==> inputs of job 3158 <==
// mul
module mul(
    input  wire        clk,
    input  wire        rst,
    input  wire [63:0] lm,
    input  wire [63:0] rm,
    input  wire [1:0]  Data_type,
    output reg  [19:0] mul_out
);
clock: 5.47 ns
lec_check: 0
abc_area: 1
cap_margin: 20
core_margin: 2
core_utilization: 66
cts_cluster_diameter: 287
cts_cluster_size: 99
place_density: 0.4
slew_margin: 20
run.sh (not shown) runs the stock make flow with config.mk's settings and CLKGATE_MAP_FILE=.
==> job 9662 (differences from job 3158) <==
Settings changed: ABC_AREA 1 to default, CAP_MARGIN 20 to 10, CTS_CLUSTER_DIAMETER 287 to default, CTS_CLUSTER_SIZE 99 to 40, PLACE_DENSITY 0.4 to default.
==> flow/constraint.sdc (replaced) <==
create_clock -name core_clock -period 5.32 [get_ports {clk}]
set_input_delay 1.0640 -clock core_clock [delete_from_list [all_inputs] [get_ports {clk}]]
set_output_delay 1.0640 -clock core_clock [all_outputs]
set_load 0.01 [all_outputs]
==> job 4534 (differences from job 3158) <==
Settings changed: ABC_AREA 1 to default, CORE_UTILIZATION 66 to 65, CTS_CLUSTER_DIAMETER 287 to 245, CTS_CLUSTER_SIZE 99 to 95, PLACE_DENSITY 0.4 to default.
==> flow/constraint.sdc (replaced) <==
create_clock -name core_clock -period 6.5 [get_ports {clk}]
set_input_delay 1.3000 -clock core_clock [delete_from_list [all_inputs] [get_ports {clk}]]
set_output_delay 1.3000 -clock core_clock [all_outputs]
set_load 0.01 [all_outputs]
==> run summary <==
Run status - finished with violations
Number of clock buffers in the layout - 19
Clock network latency to the later pin of the worst-skew pair - 0.48 ns
CP Depth - 20
Buffer and inverter count on the worst path - 7
Initial standard-cell utilization of the core - 0.666
Routed wire length on met3 - 30,400 um
Total Routed Length - 195,000 um
Dpl hpwl - 134,000 um
Core Box Area - 0.0685 mm2
Layout Check Fail Reasons - negative setup slack
Hold WS - 1.03 ns
Post-Place Worst Slack - -0.996 ns
Setup ws final - -0.502 ns
Number of endpoints failing setup at the final stage - 32
Share of the yosys chip area belonging to registers - 0.0685
That was job 9662.
==> run summary <==
Run status - finished clean
Routed wirelength normalized by instance count - 20.5 um
Initial standard-cell utilization of the core - 0.654
Clock network latency to the later pin of the worst-skew pair - 0.46 ns
Buffer and inverter count on the worst path - 7
CP Depth - 20
Number of endpoints failing setup at the final stage - 0
Core Box Area - 0.0698 mm2
Hold WS - 0.811 ns
Setup ws final - 0.335 ns
Routed wire length on met3 - 15,200 um
Busiest layer in global routing - met2
Share of the yosys chip area belonging to registers - 0.0685
Dpl hpwl - 118,000 um
Gp weighted congestion - 0.998
Total Routed Length - 151,000 um
That was job 4534.
==> run summary <==
Total Routed Length - 153,000 um
Buffer and inverter count on the worst path - 9
Remaining Overflow, GRT - 0
Data buffer area share - 0.156
Dpl hpwl - 123,000 um
Initial standard-cell utilization of the core - 0.670
Share of the yosys chip area belonging to registers - 0.0736
Number of clock buffers in the layout - 18
Logic gate fraction of the total cell area - 0.671
Core Box Area - 0.0633 mm2
Post-Place Worst Slack - -0.621 ns
Setup ws final - 0.181 ns
Run status - finished clean
Number of DRC markers in iteration 0 - 6,119
Clock network latency to the later pin of the worst-skew pair - 0.47 ns
Hold WS - 0.912 ns
Mux share of post-synthesis cell area - 0
Cells after DPL - 8,111
Top cell types by occurrence after synthesis - sky130_fd_sc_hd__nand2_1 (1,133), sky130_fd_sc_hd__inv_1 (1,069), sky130_fd_sc_hd__nor2_1 (661), sky130_fd_sc_hd__ha_1 (540), sky130_fd_sc_hd__a21oi_1 (448)
Clock Root Buffer - sky130_fd_sc_hd__clkbuf_16
Number of endpoints failing setup at the final stage - 0
CP Depth - 28
That was job 3158.

========
==> inputs of build 54 <==
Starting RTL as in the previous note.
clock: 1.75 ns
lec_check: 0
abc_area: 1
cap_margin: 20
core_margin: 2
core_utilization: 72
cts_cluster_diameter: 227
cts_cluster_size: 15
gpl_routability_driven: 0
hold_slack_margin: 0.29
place_density_lb_addon: 0.01
setup_slack_margin: 0.51
slew_margin: 40
==> inputs of build 40, as changes to build 54 <==
- ABC_AREA: 1 -> default
- CORE_UTILIZATION: 72 -> 65
- CTS_CLUSTER_DIAMETER: 227 -> default
- CTS_CLUSTER_SIZE: 15 -> default
- GPL_ROUTABILITY_DRIVEN: 0 -> default
- HOLD_SLACK_MARGIN: 0.29 -> default
- PLACE_DENSITY_LB_ADDON: 0.01 -> default
- SETUP_SLACK_MARGIN: 0.51 -> default
- SLEW_MARGIN: 40 -> 20
==> flow/constraint.sdc (replaced) <==
create_clock -name core_clock -period 5.26 [get_ports {clk}]
set_input_delay 1.0520 -clock core_clock [delete_from_list [all_inputs] [get_ports {clk}]]
set_output_delay 1.0520 -clock core_clock [all_outputs]
set_load 0.01 [all_outputs]
==> inputs of trial 12, as changes to build 54 <==
- ABC_AREA: 1 -> default
- CORE_UTILIZATION: 72 -> 69
- CTS_CLUSTER_DIAMETER: 227 -> default
- CTS_CLUSTER_SIZE: 15 -> default
- GPL_ROUTABILITY_DRIVEN: 0 -> default
- HOLD_SLACK_MARGIN: 0.29 -> default
- PLACE_DENSITY_LB_ADDON: 0.01 -> default
- SETUP_SLACK_MARGIN: 0.51 -> default
- SLEW_MARGIN: 40 -> 20
==> flow/constraint.sdc (replaced) <==
create_clock -name core_clock -period 6.26 [get_ports {clk}]
set_input_delay 1.2520 -clock core_clock [delete_from_list [all_inputs] [get_ports {clk}]]
set_output_delay 1.2520 -clock core_clock [all_outputs]
set_load 0.01 [all_outputs]
==> results.yml <==
# flow metrics
status:
  status: "stopped before the end"
  failed_stage: "detailed placement"
  error: "[ERROR DPL-0038] Utilization greater than 100%, impossible to legalize"
floorplan:
  die_w_um: 247
logic_synthesis:
  syn-num-nets: 7356
  ys_seq_share: 0.0736
That was build 54.
==> results.yml <==
# generated from flow reports
worst_setup_path:
  cp_data_arrival_time_ns: 6.28
floorplan:
  die_w_um: 261
status:
  status: "timing/DRC/antenna clean"
logic_synthesis:
  synth.avg_cell_area_um2: 7.23
  syn-num-nets: 7282
  synth_warnings: 8
That was trial 12.
==> results.yml <==
# generated from flow reports
status:
  status: "finished with violations"
  checkFailReasons: "setup timing"
floorplan:
  die_w_um: 269
logic_synthesis:
  ys_seq_share: 0.0685
  syn-num-nets: 7282
final_timing:
  setup-violations-final: 5
  setup_slack_ns: -0.266
That was build 40.
